==> indigo: inputs <==
==> flow/design.v <==
`timescale 1ns / 1ns
module alu_top(clk, a, b, s, result, zero);
input clk;
input [15:0] a, b;
input [3:0] s;
output reg [15:0] result;
output reg zero;
reg [15:0] a_q, b_q;
reg [3:0] s_q;
wire [15:0] alu_result;
wire alu_zero;
always @(posedge clk) begin
    a_q <= a;
    b_q <= b;
    s_q <= s;
    result <= alu_result;
    zero <= alu_zero;
end
alu u_alu(.a(a_q), .b(b_q), .s(s_q), .result(alu_result), .zero_detection(alu_zero));
endmodule

`timescale 1ns / 1ns
module three_to_one_mux(d0,d1,d2,s,y);
input [15:0] d0, d1, d2;
input [1:0] s;
output [15:0] y;
reg [15:0] y;
always@(d0 or d1 or d2 or s)
begin
case(s)
      2'b00  : y = d0;
      2'b01  : y = d1;
      2'b10  : y = d2;
      default : y = d0; 
endcase
end
endmodule
module rotate_right(n, value, result);
	input [15:0] n, value;
	output reg [15:0] result;
	reg [15:0] temp, temp2;
	always@(*)
	begin
		temp = 16'd0;
		temp2 = 16'd0;
		case(n[3:0])
			0:
				begin
				result = value;
				end
			1:
				begin
				temp = { {15 - 1 + 1{1'b0}}, value[1 - 1: 0] };
				temp2 = value >> 1;
				result = {temp[1 - 1: 0] , temp2[15 - 1: 0]};
				end
			2:
				begin
				temp = { {15 - 2 + 1{1'b0}}, value[2 - 1: 0] };
				temp2 = value >> 2;
				result = {temp[2 - 1: 0] , temp2[15 - 2: 0]};
				end
			3:
				begin
				temp = { {15 - 3 + 1{1'b0}}, value[3 - 1: 0] };
				temp2 = value >> 3;
				result = {temp[3 - 1: 0] , temp2[15 - 3: 0]};
				end
			4:
				begin
				temp = { {15 - 4 + 1{1'b0}}, value[4 - 1: 0] };
				temp2 = value >> 4;
				result = {temp[4 - 1: 0] , temp2[15 - 4: 0]};
				end
			5:
				begin
				temp = { {15 - 5 + 1{1'b0}}, value[5 - 1: 0] };
				temp2 = value >> 5;
				result = {temp[5 - 1: 0] , temp2[15 - 5: 0]};
				end
			6:
				begin
				temp = { {15 - 6 + 1{1'b0}}, value[6 - 1: 0] };
				temp2 = value >> 6;
				result = {temp[6 - 1: 0] , temp2[15 - 6: 0]};
				end
			7:
				begin
				temp = { {15 - 7 + 1{1'b0}}, value[7 - 1: 0] };
				temp2 = value >> 7;
				result = {temp[7 - 1: 0] , temp2[15 - 7: 0]};
				end
			8:
				begin
				temp = { {15 - 8 + 1{1'b0}}, value[8 - 1: 0] };
				temp2 = value >> 8;
				result = {temp[8 - 1: 0] , temp2[15 - 8: 0]};
				end
			9:
				begin
				temp = { {15 - 9 + 1{1'b0}}, value[9 - 1: 0] };
				temp2 = value >> 9;
				result = {temp[9 - 1: 0] , temp2[15 - 9: 0]};
				end
			10:
				begin
				temp = { {15 - 10 + 1{1'b0}}, value[10 - 1: 0] };
				temp2 = value >> 10;
				result = {temp[10 - 1: 0] , temp2[15 - 10: 0]};
				end
			11:
				begin
				temp = { {15 - 11 + 1{1'b0}}, value[11 - 1: 0] };
				temp2 = value >> 11;
				result = {temp[11 - 1: 0] , temp2[15 - 11: 0]};
				end
			12:
				begin
				temp = { {15 - 12 + 1{1'b0}}, value[12 - 1: 0] };
				temp2 = value >> 12;
				result = {temp[12 - 1: 0] , temp2[15 - 12: 0]};
				end
			13:
				begin
				temp = { {15 - 13 + 1{1'b0}}, value[13 - 1: 0] };
				temp2 = value >> 13;
				result = {temp[13 - 1: 0] , temp2[15 - 13: 0]};
				end
			14:
				begin
				temp = { {15 - 14 + 1{1'b0}}, value[14 - 1: 0] };
				temp2 = value >> 14;
				result = {temp[14 - 1: 0] , temp2[15 - 14: 0]};
				end
			15:
				begin
				temp = { {15 - 15 + 1{1'b0}}, value[15 - 1: 0] };
				temp2 = value >> 15;
				result = {temp[15 - 1: 0] , temp2[15 - 15: 0]};
				end
		endcase
	end
endmodule
module rotate_left(n, value, result);
	input [15:0] n, value;
	output reg [15:0] result;
	reg [15:0] temp, temp2;
	always@(*)
	begin
		temp = 16'd0;
		temp2 = 16'd0;
		case(n[3:0])
			0:
				begin
				result = value;
				end
			1:
				begin
				temp = { {15 - 1 + 1{1'b0}}, value[15:15 - 1 + 1] };
				temp2 = value << 1;
				result = {temp2[15:1] , temp[1 - 1:0]};
				end
			2:
				begin
				temp = { {15 - 2 + 1{1'b0}}, value[15:15 - 2 + 1] };
				temp2 = value << 2;
				result = {temp2[15:2] , temp[2 - 1:0]};
				end
			3:
				begin
				temp = { {15 - 3 + 1{1'b0}}, value[15:15 - 3 + 1] };
				temp2 = value << 3;
				result = {temp2[15:3] , temp[3 - 1:0]};
				end
			4:
				begin
				temp = { {15 - 4 + 1{1'b0}}, value[15:15 - 4 + 1] };
				temp2 = value << 4;
				result = {temp2[15:4] , temp[4 - 1:0]};
				end
			5:
				begin
				temp = { {15 - 5 + 1{1'b0}}, value[15:15 - 5 + 1] };
				temp2 = value << 5;
				result = {temp2[15:5] , temp[5 - 1:0]};
				end
			6:
				begin
				temp = { {15 - 6 + 1{1'b0}}, value[15:15 - 6 + 1] };
				temp2 = value << 6;
				result = {temp2[15:6] , temp[6 - 1:0]};
				end
			7:
				begin
				temp = { {15 - 7 + 1{1'b0}}, value[15:15 - 7 + 1] };
				temp2 = value << 7;
				result = {temp2[15:7] , temp[7 - 1:0]};
				end
			8:
				begin
				temp = { {15 - 8 + 1{1'b0}}, value[15:15 - 8 + 1] };
				temp2 = value << 8;
				result = {temp2[15:8] , temp[8 - 1:0]};
				end
			9:
				begin
				temp = { {15 - 9 + 1{1'b0}}, value[15:15 - 9 + 1] };
				temp2 = value << 9;
				result = {temp2[15:9] , temp[9 - 1:0]};
				end
			10:
				begin
				temp = { {15 - 10 + 1{1'b0}}, value[15:15 - 10 + 1] };
				temp2 = value << 10;
				result = {temp2[15:10] , temp[10 - 1:0]};
				end
			11:
				begin
				temp = { {15 - 11 + 1{1'b0}}, value[15:15 - 11 + 1] };
				temp2 = value << 11;
				result = {temp2[15:11] , temp[11 - 1:0]};
				end
			12:
				begin
				temp = { {15 - 12 + 1{1'b0}}, value[15:15 - 12 + 1] };
				temp2 = value << 12;
				result = {temp2[15:12] , temp[12 - 1:0]};
				end
			13:
				begin
				temp = { {15 - 13 + 1{1'b0}}, value[15:15 - 13 + 1] };
				temp2 = value << 13;
				result = {temp2[15:13] , temp[13 - 1:0]};
				end
			14:
				begin
				temp = { {15 - 14 + 1{1'b0}}, value[15:15 - 14 + 1] };
				temp2 = value << 14;
				result = {temp2[15:14] , temp[14 - 1:0]};
				end
			15:
				begin
				temp = { {15 - 15 + 1{1'b0}}, value[15:15 - 15 + 1] };
				temp2 = value << 15;
				result = {temp2[15:15] , temp[15 - 1:0]};
				end
		endcase
	end
endmodule
`timescale 1ns / 1ns
module alu(a,b,s,result,zero_detection);
input [15:0] a, b;
input [3:0] s;
output [15:0] result;
output reg zero_detection;
wire [15:0] rol_result, ror_result;
reg [15:0] other_result;
reg [1:0] mux_select;
wire [15:0] temp_result;
rotate_left rl1(.n(a), .value(b), .result(rol_result));
rotate_right rr1(.n(a), .value(b), .result(ror_result));
three_to_one_mux mux_1(.d0(rol_result),.d1(ror_result),.d2(other_result),.s(mux_select),.y(temp_result));
always@(*)
begin
 other_result = 16'd0;
 mux_select = 2'h2;
 case(s)
      4'b1111: begin other_result = a + b; mux_select = 3'h2;end   
      4'b1110: begin other_result = a - b; mux_select = 3'h2;end  
      4'b1101: begin other_result = a & b; mux_select = 3'h2;end 
      4'b1100: begin other_result = a | b; mux_select = 3'h2;end 
      4'b0001: begin other_result = a * b; mux_select = 3'h2;end
      4'b1100: begin other_result = a / b; mux_select = 3'h2;end
      4'b1010: begin other_result = a<<b; mux_select = 3'h2;end
      4'b1011: begin other_result = a>>b; mux_select = 3'h2;end
      4'b1000:    begin 
                  if (a < b) 
                        begin 
                              other_result = 16'd1; 
                              mux_select = 3'h2; 
                        end
                  else
                        begin
                              other_result = 0;
                              mux_select = 3'h2; 
                        end
                  end 
      4'b1001:    begin 
                  if(a > b) 
                        begin
                              other_result = 16'd1; 
                              mux_select = 3'h2;
                        end
                  else
                        begin
                              other_result = 0;
                              mux_select = 3'h2; 
                        end
                  end
      4'b1001: begin mux_select = 3'h0;end
      4'b1010: begin mux_select = 3'h1; end
      default: ;
endcase      
end 
always@(*)
begin
if(result == 0)
      zero_detection = 1;
else
      zero_detection = 0;
end 
assign result = temp_result;
endmodule
==> flow/run.sh <==
#!/bin/bash
# the make line also repeats each setting of config.mk as NAME=value (left out here)
make -C /OpenROAD-flow-scripts/flow DESIGN_CONFIG=/design/flow/config.mk WORK_HOME=/design/flow/orfs CLKGATE_MAP_FILE= finish
==> flow/config.mk <==
export PLATFORM = sky130hd
export DESIGN_NAME = alu_top
export DESIGN_NICKNAME = alu_top
export VERILOG_FILES = /design/flow/design.v
export SDC_FILE = /design/flow/constraint.sdc
export NUM_CORES = 4
export LEC_CHECK = 0
export CAP_MARGIN = 35
export CELL_PAD_IN_SITES_GLOBAL_PLACEMENT = 3
export CORE_ASPECT_RATIO = 1.76
export CORE_MARGIN = 2
export CORE_UTILIZATION = 40
export CTS_CLUSTER_DIAMETER = 32
export CTS_CLUSTER_SIZE = 84
export PLACE_DENSITY_LB_ADDON = 0.06
export SETUP_SLACK_MARGIN = 2.32
export SLEW_MARGIN = 20
==> flow/constraint.sdc <==
create_clock -name core_clock -period 8.0 [get_ports {clk}]
set_input_delay 1.6000 -clock core_clock [delete_from_list [all_inputs] [get_ports {clk}]]
set_output_delay 1.6000 -clock core_clock [all_outputs]
set_load 0.01 [all_outputs]
==> inputs of fjord, as changes to indigo <==
CAP_MARGIN = 20   (was 35)
CELL_PAD_IN_SITES_GLOBAL_PLACEMENT = not set   (was 3)
CORE_ASPECT_RATIO = not set   (was 1.76)
CORE_UTILIZATION = 31   (was 40)
CTS_CLUSTER_DIAMETER = not set   (was 32)
CTS_CLUSTER_SIZE = not set   (was 84)
PLACE_DENSITY_LB_ADDON = not set   (was 0.06)
SETUP_SLACK_MARGIN = not set   (was 2.32)
==> flow/constraint.sdc (replaced) <==
create_clock -name core_clock -period 7.29 [get_ports {clk}]
set_input_delay 1.4580 -clock core_clock [delete_from_list [all_inputs] [get_ports {clk}]]
set_output_delay 1.4580 -clock core_clock [all_outputs]
set_load 0.01 [all_outputs]
==> comparison <==
Against indigo, the first-iteration DRC count of fjord is larger by about 5%.
Between fjord and indigo, the lower worst hold slack is in fjord (gap 10 ps).
In critical path depth, fjord and indigo do not differ.
Die size: indigo is lower than fjord (about 22%).
Between fjord and indigo, the lower total power is in fjord (gap about 8%, measured against indigo).
Of indigo and fjord, indigo has the higher non-clock buffer count (gap 29).
Setup slack: fjord is worse than indigo (1300 ps).
Between fjord and indigo, the lower register-to-register slack is in fjord (gap 1300 ps).


==> zinc <==
Starts from the design.v that is shown in full above.
export LEC_CHECK = 0
export CAP_MARGIN = 20
export CORE_MARGIN = 2
export CORE_UTILIZATION = 40
export SLEW_MARGIN = 20
create_clock -name core_clock -period 7.29 [get_ports {clk}]
run.sh (not shown) runs the stock make flow with config.mk's settings and CLKGATE_MAP_FILE=.
==> quartz (differences from zinc) <==
--- a/flow/config.mk
+++ b/flow/config.mk
@@ -7,5 +7,11 @@
 export LEC_CHECK = 0
 export CAP_MARGIN = 20
+export CELL_PAD_IN_SITES_DETAIL_PLACEMENT = 1
 export CORE_MARGIN = 2
-export CORE_UTILIZATION = 40
+export CORE_UTILIZATION = 36
+export CTS_CLUSTER_DIAMETER = 56
+export MAX_ROUTING_LAYER = met4
+export PLACE_DENSITY_LB_ADDON = 0.22
+export SETUP_SLACK_MARGIN = 3.09
 export SLEW_MARGIN = 20
+export TNS_END_PERCENT = 20
==> flow/constraint.sdc (replaced) <==
create_clock -name core_clock -period 11.2 [get_ports {clk}]
set_input_delay 2.2400 -clock core_clock [delete_from_list [all_inputs] [get_ports {clk}]]
set_output_delay 2.2400 -clock core_clock [all_outputs]
set_load 0.01 [all_outputs]
==> impl_report.txt <==
IMPLEMENTATION SUMMARY REPORT
----------------------------------------------------
[CTS]
  Worst skew pair latency ........................ 0.31 ns

[GRT]
  M3 GR Usage ........................ 4.84%

[Worst setup path]
  Crit path depth ........................ 20
  Critical path required time ........................ 7.54 ns

[STA]
  Fraction of the cycle the final worst path needs ........................ 90.4%

[Power and ir drop]
  Worst VDD drop ........................ 0.000231 V

[Status]
  Status ........................ finished clean

[Die]
  Die extent in y ........................ 152 um

----------------------------------------------------
Source of the figures above: zinc

==> impl_report.txt <==
IMPLEMENTATION SUMMARY REPORT
----------------------------------------------------
[STA]
  Maximum operating frequency ........................ 135 MHz
  Fraction of the cycle the final worst path needs ........................ 66.0%

[Status]
  Status ........................ finished clean

[Die]
  Die extent in y ........................ 160 um

[Power and ir drop]
  Worst VDD drop ........................ 0.000133 V

[CTS]
  Worst skew pair latency ........................ 0.32 ns

[GRT]
  M3 GR Usage ........................ 4.55%

[Worst setup path]
  Critical path required time ........................ 11.46 ns

----------------------------------------------------
Source of the figures above: quartz



==> trial 31 <==
RTL: the design.v shown in full above, as it stands there.
export LEC_CHECK = 0
export CAP_MARGIN = 20
export CORE_MARGIN = 2
export CORE_UTILIZATION = 40
export MIN_ROUTING_LAYER = met2
export PLACE_DENSITY = 0.69
export SLEW_MARGIN = 20
create_clock -name core_clock -period 8.0 [get_ports {clk}]
==> build 13 (differences from trial 31) <==
--- a/flow/config.mk
+++ b/flow/config.mk
@@ -8,6 +8,5 @@
 export CAP_MARGIN = 20
 export CORE_MARGIN = 2
-export CORE_UTILIZATION = 40
-export MIN_ROUTING_LAYER = met2
-export PLACE_DENSITY = 0.69
+export CORE_UTILIZATION = 66
+export SETUP_SLACK_MARGIN = 1.6
 export SLEW_MARGIN = 20
==> flow/constraint.sdc (replaced) <==
create_clock -name core_clock -period 5.77 [get_ports {clk}]
set_input_delay 1.1540 -clock core_clock [delete_from_list [all_inputs] [get_ports {clk}]]
set_output_delay 1.1540 -clock core_clock [all_outputs]
set_load 0.01 [all_outputs]
==> trial 48 (differences from trial 31) <==
--- a/flow/config.mk
+++ b/flow/config.mk
@@ -9,5 +9,3 @@
 export CORE_MARGIN = 2
 export CORE_UTILIZATION = 40
-export MIN_ROUTING_LAYER = met2
-export PLACE_DENSITY = 0.69
 export SLEW_MARGIN = 20
==> flow/constraint.sdc (replaced) <==
create_clock -name core_clock -period 5.15 [get_ports {clk}]
set_input_delay 1.0300 -clock core_clock [delete_from_list [all_inputs] [get_ports {clk}]]
set_output_delay 1.0300 -clock core_clock [all_outputs]
set_load 0.01 [all_outputs]
==> build 55 (differences from trial 31) <==
==> flow/config.mk (replaced) <==
export PLATFORM = sky130hd
export DESIGN_NAME = alu_top
export DESIGN_NICKNAME = alu_top
export VERILOG_FILES = /design/flow/design.v
export SDC_FILE = /design/flow/constraint.sdc
export NUM_CORES = 4
export LEC_CHECK = 0
export CAP_MARGIN = 35
export CORE_MARGIN = 2
export CORE_UTILIZATION = 72
export CTS_CLUSTER_DIAMETER = 30
export CTS_CLUSTER_SIZE = 50
export PLACE_DENSITY_LB_ADDON = 0.0
export SETUP_SLACK_MARGIN = 0.82
export SLEW_MARGIN = 20
==> flow/constraint.sdc (replaced) <==
create_clock -name core_clock -period 5.79 [get_ports {clk}]
set_input_delay 1.1580 -clock core_clock [delete_from_list [all_inputs] [get_ports {clk}]]
set_output_delay 1.1580 -clock core_clock [all_outputs]
set_load 0.01 [all_outputs]
==> impl_metrics.ini <==
; implementation run metrics
[cts]
clkLatencyLatePin_ps = 340

[timing]
setup_ws_ps = -559
setup_viol = 1

[outcome]
status = complete, but fails checks
so_faults = negative setup slack

[floorplanning]
core_mm2 = 0.0131

[power]
p_comb_share_pct = 83.8
seq_power_share_pct = 9.1
That was build 13.
==> impl_metrics.ini <==
; implementation run metrics
[min_path]
hp-class = reg2reg

[cts]
clkLatencyLatePin_ps = 330
clk_path_buf_depth = 2

[timing]
setup_ws_ps = 766
fin_hold_ws_ps = 858
setup_viol = 0

[power]
ir_worst_vdd_mv = 0.211
seq_power_share_pct = 13.0

[final_layout]
regArea_mm2 = 0.00106
final_cell_count_no_fill = 1393

[outcome]
status = complete, no violations

[floorplanning]
core_mm2 = 0.0218
That was trial 31.
==> impl_metrics.ini <==
; yosys + openroad results
[cts]
cts_buffers = 5

[outcome]
status = aborted with a tool error
firstError = [ERROR GRT-0232] Routing congestion too high. Check the congestion heatmap in the GUI.
lastStage = global routing

[floorplanning]
core_mm2 = 0.0120

[place]
place_area_mm2 = 0.0102

[synthesis]
ys_sh_mux_pct = 7.27
That was build 55.
==> impl_metrics.ini <==
; implementation run metrics
[floorplanning]
core_mm2 = 0.0218

[timing]
setup_viol = 5
finalClockSkew_ps = 5.21
setup_ws_ps = -886

[cts]
clkLatencyLatePin_ps = 310

[final_layout]
clk_share_pct = 1.55

[outcome]
status = complete, but fails checks
so_faults = negative setup slack

[power]
p_comb_share_pct = 82.5

[place]
dp_slack_ps = -1260

[critical_path]
reg2reg_slack_ps = -890
crit_end = zero
That was trial 48.
Power and IR drop assume default switching activity.
